// datapath
module datapath(output [6:0] display, days, output [3:0] segment, output am, pm, dblink, Sound, Vcc_out, input Next, Up, SetTime, SetAlarm, Snooze, Stop, Mute, Clr, Clk_sys);
clock: 12.8 ns
lec_check: 0
abc_area: 0
cap_margin: 20
cell_pad_in_sites_detail_placement: 1
core_margin: 10
core_utilization: 34
cts_cluster_size: 83
gpl_routability_driven: 1
gpl_timing_driven: 0
hold_slack_margin: -0.05
max_routing_layer: met4
min_routing_layer: met2
place_density_lb_addon: 0.23
setup_slack_margin: 2.02
slew_margin: 40
tns_end_percent: 65
run.sh (not shown) runs the stock make flow with config.mk's settings and CLKGATE_MAP_FILE=.
Rerun with:
ABC_AREA = 1   (was 0)
CELL_PAD_IN_SITES_DETAIL_PLACEMENT = 2   (was 1)
CELL_PAD_IN_SITES_GLOBAL_PLACEMENT = 1   (was not set)
CORE_MARGIN = 2   (was 10)
CORE_UTILIZATION = 40   (was 34)
CTS_CLUSTER_DIAMETER = 46   (was not set)
CTS_CLUSTER_SIZE = 63   (was 83)
GPL_TIMING_DRIVEN = not set   (was 0)
HOLD_SLACK_MARGIN = not set   (was -0.05)
PLACE_DENSITY_LB_ADDON = not set   (was 0.23)
SETUP_SLACK_MARGIN = not set   (was 2.02)
SLEW_MARGIN = 20   (was 40)
TNS_END_PERCENT = not set   (was 65)
clock period = 6.68 ns   (was 12.8 ns; I/O delays follow)
Effect: The new run went through all stages and came out clean. Synthesized cell count goes up by 31%. Global-route usage goes up by 14 points. Setup slack gets worse by 3700 ps. Clock power goes up to 2.6 times its value. Final area goes up by 1.3%. Sequential share of layout area goes down by 0.43 points. Via count goes up by 17%. Clock-buffer cell count goes up by 13.
Rerun with:
ABC_AREA = not set   (was 1)
CELL_PAD_IN_SITES_DETAIL_PLACEMENT = not set   (was 2)
CTS_CLUSTER_SIZE = 70   (was 63)
MIN_ROUTING_LAYER = not set   (was met2)
clock period = 20.0 ns   (was 6.68 ns; I/O delays follow)
Outcome: Clock skew barely changes; die size goes down by 2.2%; final area goes down by 1.8%; via count goes down by 43%; setup slack improves by 10000 ps; final cell count goes down by 20%; sequential power goes down by 65%; non-clock buffer count goes up by 8; global-route usage goes down by 24 points; total power goes down by 70%; synthesized cell count goes down by 24%.
Rerun with:
CELL_PAD_IN_SITES_GLOBAL_PLACEMENT = not set   (was 1)
CORE_UTILIZATION = 58   (was 40)
CTS_CLUSTER_DIAMETER = not set   (was 46)
CTS_CLUSTER_SIZE = not set   (was 70)
GPL_ROUTABILITY_DRIVEN = not set   (was 1)
MAX_ROUTING_LAYER = not set   (was met4)
clock period = 8.42 ns   (was 20.0 ns; I/O delays follow)
After rerunning:
- routed wire length goes down by roughly a tenth
- non-clock buffer count goes down by 1
- cell count goes down by a little under a tenth
- sequential share of layout area goes up by 1.6 points
- global-route usage goes up by 5.4 points
- die size goes down by a quarter to a third
- core utilization goes up by 17 points
- worst hold slack stays flat
- clock skew hardly moves

========
datapath again, from the RTL that the note above started with.
export LEC_CHECK = 0
export ABC_AREA = 1
export CAP_MARGIN = 40
export CORE_MARGIN = 2
export CORE_UTILIZATION = 71
export CTS_CLUSTER_SIZE = 13
export MAX_ROUTING_LAYER = met4
export PLACE_DENSITY = 0.47
export SETUP_SLACK_MARGIN = 2.17
export SLEW_MARGIN = 20
export TNS_END_PERCENT = 5
create_clock -name core_clock -period 5.69 [get_ports {Clk_sys}]
Change:
Settings changed: ABC_AREA 1 to default, CAP_MARGIN 40 to 20, CORE_UTILIZATION 71 to 64, CTS_CLUSTER_SIZE 13 to default, MAX_ROUTING_LAYER met4 to default, PLACE_DENSITY 0.47 to default, SETUP_SLACK_MARGIN 2.17 to default, TNS_END_PERCENT 5 to default.
Clock period 5.69 ns to 13.5 ns, I/O delays scaled along.
What happened: Final area decreases by a few percent; register-to-register slack gets better by 7.4 ns; routed wire length decreases by about a fifth; die size increases by a little under a tenth; sequential share of layout area increases by 1.9 points; critical path depth decreases by 5.

========
build 58:
Starting RTL as in the previous note.
clock: 6.68 ns
lec_check: 0
abc_area: 1
cap_margin: 20
cell_pad_in_sites_detail_placement: 2
cell_pad_in_sites_global_placement: 1
core_margin: 2
core_utilization: 40
cts_cluster_diameter: 46
cts_cluster_size: 70
gpl_routability_driven: 1
max_routing_layer: met4
slew_margin: 20
Build 58 | status: complete | timing, DRC, antenna: pass
The inputs of build 74 differ from those of build 58 as listed below.
Settings: CELL_PAD_IN_SITES_GLOBAL_PLACEMENT no longer set, was 1; CTS_CLUSTER_SIZE now 28, was 70; CELL_PAD_IN_SITES_DETAIL_PLACEMENT no longer set, was 2; GPL_ROUTABILITY_DRIVEN no longer set, was 1; CORE_UTILIZATION now 66, was 40; MAX_ROUTING_LAYER no longer set, was met4; ABC_AREA no longer set, was 1; CTS_CLUSTER_DIAMETER no longer set, was 46; the clock period (ns, I/O delays scaled along) now 10.1, was 6.68.
==> results <==
As far as synthesized-area fraction occupied by adder cells is concerned, build 74 and build 58 perform about the same. When build 74 is measured against build 58, its standard cell area after detailed placement turns out about 3.6% lower. Diff build 74..build 58 | clock input transition at the sequential cells of the worst setup and hold paths | negligible. When build 74 is set beside build 58, its non-clock buffer area fraction after layout turns out to be 0.17 points larger. In the tables for build 74 and build 58, average size of a mapped cell reads higher with build 74. The non-clock buffer count of build 74 exceeds that of build 58 by 1. Compared with build 58, in build 74 floorplan die height moved down, post-detailed-routing wire length decreased 33%, global-route wire length before repair lower, chip footprint shrank by 0.015 mm². On build 74: pre-CTS worst setup slack is 2.02 ns higher than what build 58 gave.
diff inputs: build 74 => build 60
Settings: setting PLACE_DENSITY_LB_ADDON to 0.0 for the first time; changing CORE_UTILIZATION from 66 to 70; setting CTS_CLUSTER_DIAMETER to 366 for the first time; setting SETUP_SLACK_MARGIN to 1.35 for the first time; changing the clock period (ns, I/O delays scaled along) from 10.1 to 4.68.
Results
- Comparing build 60 and build 74, the lower wire length is on build 74.
- Build 60 vs build 74 on critical path depth: build 60 is the higher one.
- Looking at power, build 60 sits 100% higher than build 74 does.
- Build 60 gives more power attributed to combinational cells than build 74 did.
- Delta (build 60 minus build 74): fraction of power consumed by the clock network moved down, maximum single-stage delay on the critical path moved down, count of clock buffers in the final design moved down, count of filler cells inserted in the layout moved down.
- Build 60 ends up with lower worst-skew pair later-pin latency than build 74 does.
Edits applied to the flow inputs when going from build 60 to build 34:
Settings: CAP_MARGIN: 20 -> 30; CTS_CLUSTER_DIAMETER: 366 -> 389; CTS_CLUSTER_SIZE: 28 -> 18; CORE_UTILIZATION: 70 -> 72; SLEW_MARGIN: 20 -> 10; SETUP_SLACK_MARGIN: 1.35 -> 1.2.
Results
- Looking at the reports, build 34 completed the entire flow and the layout it produced met the timing, DRC and antenna checks.
- Of the two candidates, build 60 has the better power and build 34 the worse one.
- Changes observed in build 34 relative to build 60: final critical-path share of the clock period higher, number of global-route vias before repair increased by 1.4% relative to the old numbers, post-layout minimum cycle time has increased, number of detailed-route iterations in the first pass shrank by 1.
- Going from build 60 to build 34, vertical die dimension decreased about 1.4%, largest fanout on the critical path now smaller.
Relative to build 34, the following input files were edited for build 10:
Settings: swapping 30 for 0 in CAP_MARGIN; swapping 389 for 396 in CTS_CLUSTER_DIAMETER; swapping 0.0 for 0.01 in PLACE_DENSITY_LB_ADDON; putting CORE_ASPECT_RATIO at 0.9 where nothing was set; putting MAX_ROUTING_LAYER at met4 where nothing was set; swapping 18 for 19 in CTS_CLUSTER_SIZE.
[summary]
Achievable frequency ends up higher on build 10.
Build 34 and build 10 ended up with nearly the same total internal power.
[compare] base=build 34 new=build 10: switching portion of total power saw little to no change; count of clock-buffer cells in the layout saw a decrease; worst setup slack saw an increase.
Part of the cycle the worst path needs: build 34 and build 10 compared, higher one is build 34
There was hardly any difference in final global-route overflow total between build 10 and build 34.

========
## xenon
datapath again, from the RTL that the note above started with.
clock: 8.24 ns
lec_check: 0
abc_area: 1
cap_margin: 40
core_margin: 2
core_utilization: 68
cts_cluster_size: 42
max_routing_layer: met4
place_density: 0.6
slew_margin: 20
tns_end_percent: 5
The following lists how violet was set up differently from xenon:
Settings: HOLD_SLACK_MARGIN: unset -> 0.24; CTS_CLUSTER_SIZE: 42 -> unset; CORE_UTILIZATION: 68 -> 40; TNS_END_PERCENT: 5 -> unset; MAX_ROUTING_LAYER: met4 -> unset; CAP_MARGIN: 40 -> 5; ABC_AREA: 1 -> unset; PLACE_DENSITY: 0.6 -> unset; the clock period (ns, I/O delays scaled along): 8.24 -> 20.0.
Results
- In the flow results for xenon and violet, the sum of met3 wire segment lengths after detailed routing is larger on xenon.
- When violet is set beside xenon, its total power turns out to be about 60% smaller.
- Diff xenon -> violet | detail-routed via count per cell | decrease of 0.36
- violet vs. xenon: per-instance average area after synthesis now larger; XOR/XNOR share of the synthesized area now larger; critical path depth in cells up 3.
- xenon -> violet: final instance area decreased slightly
- Compared with xenon, area of the mapped netlist in violet decreased by a few percent.
- In violet, clock network power share is higher than in xenon.
Edits applied to the flow inputs when going from violet to yarrow:
Settings: HOLD_SLACK_MARGIN: 0.24 -> unset; PLACE_DENSITY: unset -> 0.64; CORE_UTILIZATION: 40 -> 72; CAP_MARGIN: 5 -> 20; the clock period (ns, I/O delays scaled along): 20.0 -> 11.4.
- yarrow vs violet: tapcell count down by more than a quarter
- Between violet and yarrow, count of cells along the worst register-to-register path is lower for violet, yarrow comes in above that.
- Delta (yarrow minus violet): hold slack did not really move, final worst setup slack went down.
- Comparing violet and yarrow, the higher met3 capacity usage during global routing was measured on yarrow.
- From violet to yarrow the numbers moved as follows: design internal power increased 74%; wire length reported by the detailed router decreased by 440 um relative to the old numbers; part of the power in the clock network shrank by 0.2 points.
The inputs of amber differ from those of yarrow as listed below.
Settings: CAP_MARGIN changed from 20 to 0; SETUP_SLACK_MARGIN newly set to 3.3; CTS_CLUSTER_DIAMETER newly set to 39.
==> results <==
Total wire length: yarrow and amber compared, higher one is amber
For the sequential share of layout area, amber came in 0.73 points lower than yarrow did.
Looking at transition time of the tightest slew-check pin, amber sits 41 ps above yarrow.
As of amber, final area had risen by a few percent compared to yarrow.
amber: number of levels the H-tree was split into is 1 higher than what yarrow reported.
The worst hold margin was comparable across yarrow and amber.
amber vs yarrow — post-route non-filler standard cell count climbed slightly
The inputs of pepper differ from those of amber as listed below.
Settings: PLACE_DENSITY removed (was 0.64); CORE_UTILIZATION changed from 72 to 65; CTS_CLUSTER_DIAMETER removed (was 39); SETUP_SLACK_MARGIN removed (was 3.3); CAP_MARGIN changed from 0 to 20; the clock period (ns, I/O delays scaled along) changed from 11.4 to 5.47.
Findings:
pepper vs amber — total length of routed wires dropped 3.6%. Summary of pepper over amber: period utilization went up, clock share of power went down, total chip power went up. Sequential share of layout area, pepper and amber, higher one = pepper. Total internal power was higher in pepper than in amber. Looking at clock power, pepper sits about 60% above amber. Core utilization in pepper is 8.2 points lower than in amber. Count of flip-flops with a built-in enable after synthesis essentially unchanged between amber and pepper. NOTE: met2 layer usage reported by global route in pepper falls short of that of amber.

========
== willow ==
datapath again, from the RTL that the note above started with.
clock: 8.24 ns
lec_check: 0
abc_area: 1
cap_margin: 40
core_margin: 2
core_utilization: 64
cts_cluster_size: 13
max_routing_layer: met4
place_density: 0.47
slew_margin: 20
tns_end_percent: 5
willow has completed all stages; timing, DRC and antenna checks passed.
Setup changes, willow to garnet
- PLACE_DENSITY: 0.47 -> unset
- MAX_ROUTING_LAYER: met4 -> unset
- CTS_CLUSTER_SIZE: 13 -> unset
- ABC_AREA: 1 -> unset
- CORE_UTILIZATION: 64 -> 40
- TNS_END_PERCENT: 5 -> unset
- CAP_MARGIN: 40 -> 20
- the clock period (ns, I/O delays scaled along): 8.24 -> 8.42
Notes after the runs:
- Relative to willow, endpoint required time on the critical path has gone up in garnet.
- In the reports for willow and garnet, the smaller final worst-path setup slack belongs to garnet.
- Taking garnet as 1.0, willow lands at 1.11 on power density over cell area.
- Relative to willow, garnet improves clock network power.
- In garnet, the cell area after technology mapping came out about 2.2% below the value in willow.
- Looking at number of clock buffers inserted by TritonCTS, garnet sits below willow.
- Relative to willow, detailed router's first-iteration violation count has decreased by 22% in garnet.
- garnet against willow: synthesis-to-finish area growth saw an increase, part of the total power dissipated in the clock network saw a decrease.
Modified inputs, onyx compared to garnet
- CORE_UTILIZATION now 70, was 40
- SETUP_SLACK_MARGIN now 1.23, previously not set
- the clock period (ns, I/O delays scaled along) now 4.69, was 8.42
onyx vs garnet — die size dropped by more than a quarter. Compared with garnet, in onyx sum of routed wire length over all layers went up about 3%; cell internal power dissipation rose by 86%. onyx vs. garnet: clock network power grew by about 80%, post-route total power grew by about 90%, worst-case setup margin in the final layout shrank by 1.97 ns, aggregate global-route resource usage grew by 16 points, power share of the clock group shrank by 0.9 points. onyx: share of the final layout cell area in multi-input gates is 0.17 points higher than what garnet reported. Diff garnet -> onyx | largest net degree at the start of global routing | down slightly.
Inputs modified between onyx and cedar:
- SETUP_SLACK_MARGIN removed (was 1.23)
- CORE_UTILIZATION changed from 70 to 66
- the clock period (ns, I/O delays scaled along) changed from 4.69 to 13.4
Findings:
In cedar, the top fanout value on the critical path came out 42 above the value in onyx. Against onyx, routed wire length in cedar fell by a few percent. Against onyx, number of placed cells counting well taps in cedar fell slightly. Changes observed in cedar relative to onyx: clock network fraction of design power +2.2 points; total cells reported by yosys after synthesis ~0 delta; total power -0.0050 W; ratio of routed vias to standard cells -1.9%.

========
datapath again, from the RTL that the note above started with.
==> flow/design.v (excerpt) <==
module datapath(output [6:0] display, days, output [3:0] segment, output am, pm, dblink, Sound, Vcc_out, input Next, Up, SetTime, SetAlarm, Snooze, Stop, Mute, Clr, Clk_sys);
Settings: LEC_CHECK=0, CAP_MARGIN=0, CORE_ASPECT_RATIO=0.87, CORE_MARGIN=2, CORE_UTILIZATION=72, CTS_CLUSTER_DIAMETER=28, CTS_CLUSTER_SIZE=32, HOLD_SLACK_MARGIN=0.29, PLACE_DENSITY_LB_ADDON=0.01, SETUP_SLACK_MARGIN=1.38, SLEW_MARGIN=20; clock period 4.69 ns.
The starting point completed with no timing, DRC or antenna violations.
Change:
Settings changed: ABC_AREA set to 1, CAP_MARGIN 0 to 20, CORE_ASPECT_RATIO 0.87 to unset, CTS_CLUSTER_DIAMETER 28 to unset, CTS_CLUSTER_SIZE 32 to 10, HOLD_SLACK_MARGIN 0.29 to unset, PLACE_DENSITY set to 0.39, PLACE_DENSITY_LB_ADDON 0.01 to unset.
Clock period 4.69 ns to 4.68 ns, I/O delays scaled along.
The changed run finished clean.
Final area went down by a few percent.
Worst setup slack is better by 0.42 ns.
Sequential power went down by a few percent.
Change:
Settings changed: ABC_AREA 1 to unset, CAP_MARGIN 20 to 15, CTS_CLUSTER_SIZE 10 to unset, PLACE_DENSITY 0.39 to unset, PLACE_DENSITY_LB_ADDON set to 0.0, SETUP_SLACK_MARGIN 1.38 to 1.37.
The new run completed with no timing, DRC or antenna violations.
Final area stays flat.
Sequential power rose by a few percent.
Routed wire length fell by a little under a tenth.
Worst setup slack degrades by 0.47 ns.
Critical path depth drops by 3.
Combinational power goes down by about a fifth.
Cell count falls by about a fifth.
First-iteration DRC count decreases by a quarter to a third.
Core utilization is higher by 0.86 points.
Global-route usage fell by 1.2 points.
Change:
Settings changed: CAP_MARGIN 15 to 40, CTS_CLUSTER_SIZE set to 19, PLACE_DENSITY_LB_ADDON 0.0 to 0.28, SETUP_SLACK_MARGIN 1.37 to 0.51.
Effect:
- The new run produced a clean layout
- clock power went up by about 10%
- sequential power went up by about 2%
- worst setup slack gets worse by 0.077 ns
- sequential share of layout area went up by 0.48 points
- synthesized area stays the same
- wire length went down by 1.9%
- count of clock-buffer cells in the layout went down by 3
Change:
Settings changed: CAP_MARGIN 40 to 15, CTS_CLUSTER_DIAMETER set to 389, CTS_CLUSTER_SIZE 19 to 18, PLACE_DENSITY_LB_ADDON 0.28 to 0.0, SETUP_SLACK_MARGIN 0.51 to 1.2.
=> The changed run finished clean. Global-route usage drops by 0.41 points. Worst setup slack is better by 0.084 ns. Worst hold slack is better by 0.016 ns. Count of clock-buffer cells in the layout drops by 13. Register-to-register slack is better by 0.12 ns. Clock skew climbs by 0.0095 ns. Wire length drops by a few percent. Core utilization drops by 1.7 points. Power drops by a little under a tenth.
Change:
Settings changed: CAP_MARGIN 15 to 0, CTS_CLUSTER_DIAMETER 389 to unset, CTS_CLUSTER_SIZE 18 to 19, PLACE_DENSITY set to 0.36, PLACE_DENSITY_LB_ADDON 0.0 to unset, SETUP_SLACK_MARGIN 1.2 to 1.34.
=> The new run went through all stages and came out clean; count of clock-buffer cells in the layout climbs by 16; register-to-register slack improves by 0.02 ns; synthesized area stays the same; design area climbs by 4.9%; critical path depth climbs by 1; synthesized cell count is unchanged; sequential share of layout area drops by 1.7 points.
No activity file was given, so power comes from the tool's default toggle rates.
